## alu
module alu #(
	parameter INST_W = 4,
	parameter INT_W  = 6,
	parameter FRAC_W = 10,
	parameter DATA_W = INT_W + FRAC_W
)(
	input                      i_clk,
	input                      i_rst_n,
	input                      i_in_valid,
	output                     o_busy,
	input         [INST_W-1:0] i_inst,
	input  signed [DATA_W-1:0] i_data_a,
	input  signed [DATA_W-1:0] i_data_b,
	output                     o_out_valid,
	output        [DATA_W-1:0] o_data
);
Size in the first run: roughly 690 flip-flops, about 71,000 sq um of cells after synthesis.
==> flow/config.mk <==
export PLATFORM = sky130hd
export DESIGN_NAME = alu
export DESIGN_NICKNAME = alu
export VERILOG_FILES = /design/flow/design.v
export SDC_FILE = /design/flow/constraint.sdc
export NUM_CORES = 4
export LEC_CHECK = 0
export CAP_MARGIN = 15
export CORE_MARGIN = 2
export CORE_UTILIZATION = 71
export CTS_CLUSTER_SIZE = 37
export SLEW_MARGIN = 20
==> flow/constraint.sdc <==
create_clock -name core_clock -period 6.75 [get_ports {i_clk}]
set_input_delay 1.3500 -clock core_clock [delete_from_list [all_inputs] [get_ports {i_clk}]]
set_output_delay 1.3500 -clock core_clock [all_outputs]
set_load 0.01 [all_outputs]
run.sh (not shown) runs the stock make flow with config.mk's settings and CLKGATE_MAP_FILE=.
The baseline finished with setup timing left.
Change:
Settings changed: CTS_CLUSTER_SIZE 37 to default, SETUP_SLACK_MARGIN from default to 1.95.
Clock period 6.75 ns to 6.69 ns, I/O delays scaled along.
The new run completed, yet does not pass: setup timing.
Setup slack degrades by 380 ps.
Utilization came out higher by 1.5 points.


Setup of run A:
alu again, from the RTL that the note above started with.
Settings: LEC_CHECK=0, ABC_AREA=1, CAP_MARGIN=10, CELL_PAD_IN_SITES_DETAIL_PLACEMENT=1, CELL_PAD_IN_SITES_GLOBAL_PLACEMENT=2, CORE_ASPECT_RATIO=1.45, CORE_MARGIN=10, CORE_UTILIZATION=65, CTS_CLUSTER_DIAMETER=128, GPL_ROUTABILITY_DRIVEN=1, GPL_TIMING_DRIVEN=1, HOLD_SLACK_MARGIN=0.02, MIN_ROUTING_LAYER=met1, SETUP_SLACK_MARGIN=2.29, SLEW_MARGIN=0; clock period 10.3 ns.
Tool error GPL-0301 stopped run A during global placement without I/O; no final results.
The following lists how run B was set up differently from run A:
==> flow/config.mk <==
export PLATFORM = sky130hd
export DESIGN_NAME = alu
export DESIGN_NICKNAME = alu
export VERILOG_FILES = /design/flow/design.v
export SDC_FILE = /design/flow/constraint.sdc
export NUM_CORES = 4
export LEC_CHECK = 0
export CAP_MARGIN = 20
export CORE_MARGIN = 2
export CORE_UTILIZATION = 67
export SLEW_MARGIN = 20
==> flow/constraint.sdc <==
create_clock -name core_clock -period 3.44 [get_ports {i_clk}]
set_input_delay 0.6880 -clock core_clock [delete_from_list [all_inputs] [get_ports {i_clk}]]
set_output_delay 0.6880 -clock core_clock [all_outputs]
set_load 0.01 [all_outputs]
==> comparison <==
No final results exist for run B, since it was stopped by error GRT-0116 during global routing. Per the comparison of run B with run A, height of the die fell 100 um, die area fell 22000 sq um. | distinct cell type count after synthesis | lower: run A |. Changes observed in run B relative to run A: synthesized-area fraction occupied by adder cells higher, post-synthesis net count lower, total cells reported by yosys after synthesis lower. Run B vs run A: post-synth area from yosys stat down by a few percent. Between run A and run B, fraction of the mapped netlist area in simple logic gates decreased. Compared run B vs run A, and placeable core area is down in run B. [run B] synthesized-area fraction occupied by ao, oa, aoi and oai cells rose 0.79 points relative to run A. When run B is set beside run A, its pre-placement core utilization turns out to be 2.0 points larger.
[inputs] run C vs run B
--- a/flow/config.mk
+++ b/flow/config.mk
@@ -6,6 +6,8 @@
 export NUM_CORES = 4
 export LEC_CHECK = 0
+export ABC_AREA = 1
 export CAP_MARGIN = 20
 export CORE_MARGIN = 2
-export CORE_UTILIZATION = 67
+export CORE_UTILIZATION = 72
+export CTS_CLUSTER_DIAMETER = 400
 export SLEW_MARGIN = 20
--- outcome ---
In the summary table, run C is marked failed, with error GRT-0116 raised in global routing. When run C is set beside run B, its floorplan net count turns out to be 1843 larger. Delta (run C minus run B): number of instances in the synthesized netlist rose by 1843; total of cells resized after clock tree synthesis lost 4.6%; final RePlAce weighted congestion increased 5.7%. Re chip height: run C is about 0.4% down on run B.
